==> inputs of run D <==
Design ram_tester, start of the top module:
module ram_tester
#(
     parameter AXI_ID           = 0
)
(
     input          clk_i
    ,input          rst_i
    ,input          cfg_awvalid_i
    ,input  [31:0]  cfg_awaddr_i
    ,input          cfg_wvalid_i
    ,input  [31:0]  cfg_wdata_i
    ,input  [3:0]   cfg_wstrb_i
    ,input          cfg_bready_i
    ,input          cfg_arvalid_i
    ,input  [31:0]  cfg_araddr_i
    ,input          cfg_rready_i
    ,input          outport_awready_i
    ,input          outport_wready_i
    ,input          outport_bvalid_i
    ,input  [1:0]   outport_bresp_i
    ,input  [3:0]   outport_bid_i
    ,input          outport_arready_i
    ,input          outport_rvalid_i
    ,input  [31:0]  outport_rdata_i
    ,input  [1:0]   outport_rresp_i
    ,input  [3:0]   outport_rid_i
    ,input          outport_rlast_i
    ,output         cfg_awready_o
    ,output         cfg_wready_o
    ,output         cfg_bvalid_o
    ,output [1:0]   cfg_bresp_o
    ,output         cfg_arready_o
    ,output         cfg_rvalid_o
    ,output [31:0]  cfg_rdata_o
    ,output [1:0]   cfg_rresp_o
    ,output         outport_awvalid_o
    ,output [31:0]  outport_awaddr_o
    ,output [3:0]   outport_awid_o
    ,output [7:0]   outport_awlen_o
    ,output [1:0]   outport_awburst_o
    ,output         outport_wvalid_o
    ,output [31:0]  outport_wdata_o
    ,output [3:0]   outport_wstrb_o
    ,output         outport_wlast_o
    ,output         outport_bready_o
    ,output         outport_arvalid_o
    ,output [31:0]  outport_araddr_o
    ,output [3:0]   outport_arid_o
    ,output [7:0]   outport_arlen_o
    ,output [1:0]   outport_arburst_o
    ,output         outport_rready_o
);
reg awvalid_q;
reg wvalid_q;
wire wr_cmd_accepted_w  = (cfg_awvalid_i && cfg_awready_o) || awvalid_q;
wire wr_data_accepted_w = (cfg_wvalid_i  && cfg_wready_o)  || wvalid_q;
always @ (posedge clk_i or posedge rst_i)
if (rst_i)
    awvalid_q <= 1'b0;
else if (cfg_awvalid_i && cfg_awready_o && !wr_data_accepted_w)
    awvalid_q <= 1'b1;
else if (wr_data_accepted_w)
    awvalid_q <= 1'b0;
always @ (posedge clk_i or posedge rst_i)
if (rst_i)
    wvalid_q <= 1'b0;
else if (cfg_wvalid_i && cfg_wready_o && !wr_cmd_accepted_w)
    wvalid_q <= 1'b1;
else if (wr_cmd_accepted_w)
    wvalid_q <= 1'b0;
reg [7:0] wr_addr_q;
always @ (posedge clk_i or posedge rst_i)
if (rst_i)
    wr_addr_q <= 8'b0;
  ...
Settings: LEC_CHECK=0, CAP_MARGIN=20, CORE_MARGIN=2, CORE_UTILIZATION=40, CTS_CLUSTER_DIAMETER=228, GPL_TIMING_DRIVEN=0, MAX_ROUTING_LAYER=met4, SETUP_SLACK_MARGIN=2.12, SLEW_MARGIN=20; clock period 10.0 ns.
run.sh (not shown) runs the stock make flow with config.mk's settings and CLKGATE_MAP_FILE=.
==> inputs of run E, as changes to run D <==
Settings changed: CAP_MARGIN 20 to 5, CELL_PAD_IN_SITES_DETAIL_PLACEMENT from default to 1, CELL_PAD_IN_SITES_GLOBAL_PLACEMENT from default to 1, CORE_ASPECT_RATIO from default to 1.3, CORE_MARGIN 2 to 6, CORE_UTILIZATION 40 to 37, CTS_CLUSTER_DIAMETER 228 to 73, GPL_ROUTABILITY_DRIVEN from default to 1, GPL_TIMING_DRIVEN 0 to 1, MAX_ROUTING_LAYER met4 to met5, MIN_ROUTING_LAYER from default to met1, PLACE_DENSITY from default to 0.42, SETUP_SLACK_MARGIN 2.12 to default, SLEW_MARGIN 20 to 40, TNS_END_PERCENT from default to 20.
==> flow/constraint.sdc (replaced) <==
create_clock -name core_clock -period 6.5 [get_ports {clk_i}]
set_input_delay 1.3000 -clock core_clock [delete_from_list [all_inputs] [get_ports {clk_i}]]
set_output_delay 1.3000 -clock core_clock [all_outputs]
set_load 0.01 [all_outputs]
==> inputs of run P, as changes to run D <==
Settings changed: CAP_MARGIN 20 to 25, CORE_UTILIZATION 40 to 20, CTS_CLUSTER_DIAMETER 228 to default, GPL_ROUTABILITY_DRIVEN from default to 0, GPL_TIMING_DRIVEN 0 to default, MAX_ROUTING_LAYER met4 to default, MIN_ROUTING_LAYER from default to met2, PLACE_DENSITY_LB_ADDON from default to 0.03, SETUP_SLACK_MARGIN 2.12 to default, TNS_END_PERCENT from default to 15.
==> flow/constraint.sdc (replaced) <==
create_clock -name core_clock -period 15.2 [get_ports {clk_i}]
set_input_delay 3.0400 -clock core_clock [delete_from_list [all_inputs] [get_ports {clk_i}]]
set_output_delay 3.0400 -clock core_clock [all_outputs]
set_load 0.01 [all_outputs]
==> results <==
The highest utilization belongs to run D, the lowest to run P.
Clock power, highest first: run E, run D, run P.
Global-route usage, lowest first: run E, run P, run D.
Between run E and run D, the lower combinational power is in run D (gap about 80%, measured against run D).
Non-clock buffer count: run D > run E > run P.
In flip-flop count, run P and run D do not differ.
Against run P, the clock skew of run D is lower by 0.018 ns.
The highest sequential power belongs to run E, the lowest to run P.
Setup slack, highest first: run P, run D, run E.

---

==> run A: inputs <==
ram_tester again, from the RTL that the note above started with.
Design ram_tester, start of the top module:
module ram_tester
#(
     parameter AXI_ID           = 0
)
(
     input          clk_i
    ,input          rst_i
    ,input          cfg_awvalid_i
    ,input  [31:0]  cfg_awaddr_i
    ,input          cfg_wvalid_i
    ,input  [31:0]  cfg_wdata_i
    ,input  [3:0]   cfg_wstrb_i
    ,input          cfg_bready_i
    ,input          cfg_arvalid_i
    ,input  [31:0]  cfg_araddr_i
    ,input          cfg_rready_i
    ,input          outport_awready_i
    ,input          outport_wready_i
    ,input          outport_bvalid_i
    ,input  [1:0]   outport_bresp_i
    ,input  [3:0]   outport_bid_i
    ,input          outport_arready_i
    ,input          outport_rvalid_i
    ,input  [31:0]  outport_rdata_i
    ,input  [1:0]   outport_rresp_i
    ,input  [3:0]   outport_rid_i
    ,input          outport_rlast_i
    ,output         cfg_awready_o
    ,output         cfg_wready_o
    ,output         cfg_bvalid_o
    ,output [1:0]   cfg_bresp_o
    ,output         cfg_arready_o
    ,output         cfg_rvalid_o
    ,output [31:0]  cfg_rdata_o
    ,output [1:0]   cfg_rresp_o
    ,output         outport_awvalid_o
    ,output [31:0]  outport_awaddr_o
    ,output [3:0]   outport_awid_o
    ,output [7:0]   outport_awlen_o
    ,output [1:0]   outport_awburst_o
    ,output         outport_wvalid_o
    ,output [31:0]  outport_wdata_o
    ,output [3:0]   outport_wstrb_o
    ,output         outport_wlast_o
    ,output         outport_bready_o
    ,output         outport_arvalid_o
    ,output [31:0]  outport_araddr_o
    ,output [3:0]   outport_arid_o
    ,output [7:0]   outport_arlen_o
    ,output [1:0]   outport_arburst_o
    ,output         outport_rready_o
);
reg awvalid_q;
reg wvalid_q;
  ...
Settings: LEC_CHECK=0, CAP_MARGIN=20, CELL_PAD_IN_SITES_DETAIL_PLACEMENT=1, CELL_PAD_IN_SITES_GLOBAL_PLACEMENT=1, CORE_ASPECT_RATIO=1.3, CORE_MARGIN=6, CORE_UTILIZATION=37, CTS_CLUSTER_DIAMETER=73, GPL_ROUTABILITY_DRIVEN=0, GPL_TIMING_DRIVEN=1, MAX_ROUTING_LAYER=met5, MIN_ROUTING_LAYER=met1, PLACE_DENSITY=0.42, SLEW_MARGIN=40, TNS_END_PERCENT=20; clock period 6.5 ns.
==> run F: changes against run A <==
Settings changed: CELL_PAD_IN_SITES_DETAIL_PLACEMENT 1 to not set, CELL_PAD_IN_SITES_GLOBAL_PLACEMENT 1 to not set, CORE_ASPECT_RATIO 1.3 to not set, CORE_MARGIN 6 to 2, CORE_UTILIZATION 37 to 71, CTS_CLUSTER_DIAMETER 73 to 38, CTS_CLUSTER_SIZE set to 31, GPL_ROUTABILITY_DRIVEN 0 to not set, GPL_TIMING_DRIVEN 1 to not set, MAX_ROUTING_LAYER met5 to not set, MIN_ROUTING_LAYER met1 to not set, PLACE_DENSITY 0.42 to not set, SLEW_MARGIN 40 to 20, TNS_END_PERCENT 20 to not set.
==> flow/constraint.sdc (replaced) <==
create_clock -name core_clock -period 8.86 [get_ports {clk_i}]
set_input_delay 1.7720 -clock core_clock [delete_from_list [all_inputs] [get_ports {clk_i}]]
set_output_delay 1.7720 -clock core_clock [all_outputs]
set_load 0.01 [all_outputs]
==> results <==
quantity                                                              run F                     run A
Met2 track utilization from global routing                           62.51%                    44.48%
Layout Nets                                                            4498                      4732
Antenna diode count                                                       1                         4
Maximum clock frequency                                          0.1230 GHz                0.1588 GHz
Cell mode on critical path                         sky130_fd_sc_hd__a21oi_1  sky130_fd_sc_hd__o21ai_2
P_sw                                                               8.358 mW                  12.07 mW
Global-route track usage on met3                                     9.365%                    2.653%
Slew margin rel.                                                     21.72%                    37.95%
Reg2Reg Depth                                                            27                        28
Layout Area Growth over Synthesis                                    15.88%                    21.76%
Clock Skew                                                       0.03611 ns                0.05566 ns
Tool warning count                                                      109                       113
Internal power contribution                                        12.96 mW                  18.13 mW
Met3 routed WL                                                     15790 µm                   5814 µm
Largest net degree at the start of global routing                       121                       118
Overall global routing resource usage                                40.33%                    24.34%
Number of filler instances in the final layout                         3622                     13384
Post-cts resize count                                                     0                        56
Endpoint of the worst register-to-register path          current_addr_q[23]        current_addr_q[12]
Fin util                                                             83.27%                    45.46%
Run status                                         timing/DRC/antenna clean  timing/DRC/antenna clean
Number of levels the H-tree was split into                                4                         3
DP Cell Count                                                          4972                      6009

---

==> 06-21: inputs <==
Starting RTL as in the previous note.
Settings: LEC_CHECK=0, ABC_AREA=1, CAP_MARGIN=5, CORE_ASPECT_RATIO=0.92, CORE_MARGIN=2, CORE_UTILIZATION=72, CTS_CLUSTER_SIZE=41, HOLD_SLACK_MARGIN=0.29, PLACE_DENSITY=0.65, SETUP_SLACK_MARGIN=-0.38, SLEW_MARGIN=20; clock period 4.98 ns.
==> inputs of 01-23, as changes to 06-21 <==
Settings changed: CAP_MARGIN 5 to 20, CORE_ASPECT_RATIO 0.92 to not set, CORE_UTILIZATION 72 to 68, CTS_CLUSTER_SIZE 41 to not set, HOLD_SLACK_MARGIN 0.29 to not set, PLACE_DENSITY 0.65 to not set, SETUP_SLACK_MARGIN -0.38 to not set, TNS_END_PERCENT set to 15.
==> flow/constraint.sdc (replaced) <==
create_clock -name core_clock -period 8.32 [get_ports {clk_i}]
set_input_delay 1.6640 -clock core_clock [delete_from_list [all_inputs] [get_ports {clk_i}]]
set_output_delay 1.6640 -clock core_clock [all_outputs]
set_load 0.01 [all_outputs]
==> inputs of 07-06, as changes to 06-21 <==
Settings changed: CAP_MARGIN 5 to 20, CORE_ASPECT_RATIO 0.92 to 1.33, CTS_CLUSTER_DIAMETER set to 385, CTS_CLUSTER_SIZE 41 to 100, HOLD_SLACK_MARGIN 0.29 to not set, PLACE_DENSITY 0.65 to not set, SETUP_SLACK_MARGIN -0.38 to 0.62, TNS_END_PERCENT set to 10.
==> flow/constraint.sdc (replaced) <==
create_clock -name core_clock -period 3.59 [get_ports {clk_i}]
set_input_delay 0.7180 -clock core_clock [delete_from_list [all_inputs] [get_ports {clk_i}]]
set_output_delay 0.7180 -clock core_clock [all_outputs]
set_load 0.01 [all_outputs]
==> results <==
| quantity | 06-21 | 07-06 | 01-23 |
|---|---|---|---|
| Result of the run | finished with violations | did not finish | complete, no violations |
| Failing step | - | global routing | - |
| Violated checks | setup timing | - | - |
| Slowest stage cell, crit path | sky130_fd_sc_hd__dfrtp_1 | - | sky130_fd_sc_hd__dfrtp_1 |
| Leakage power of the design | 24.0 nW | - | 22.9 nW |
| Metal3 WL | 23.7 mm | - | 14.8 mm |
| Reg2Reg Setup Slack | -1040 ps | - | 890 ps |
| DP Worst Slack | -844 ps | -2240 ps | 1190 ps |
| Internal power summed over all cells | 20.3 mW | - | 11.7 mW |
| Number of placement rows | 91 | 110 | 98 |
| Final hold slack | 353 ps | - | 348 ps |
| Pwr Density | 596 mW/mm^2 | - | 348 mW/mm^2 |
| Final standard cell area without fillers | 0.0578 mm^2 | - | 0.0556 mm^2 |
| DR iter-0 viols | 6755 | - | 4660 |
| R2r worst-path depth | 35 | - | 36 |
| Largest power group | combinational logic | - | combinational logic |
| Capturing element type of the critical path | register | - | register |
| Area inside the core boundary | 0.0672 mm^2 | 0.0676 mm^2 | 0.0715 mm^2 |
| Gate Area | 0.0182 mm^2 | - | 0.0176 mm^2 |
Power and IR drop assume default switching activity.
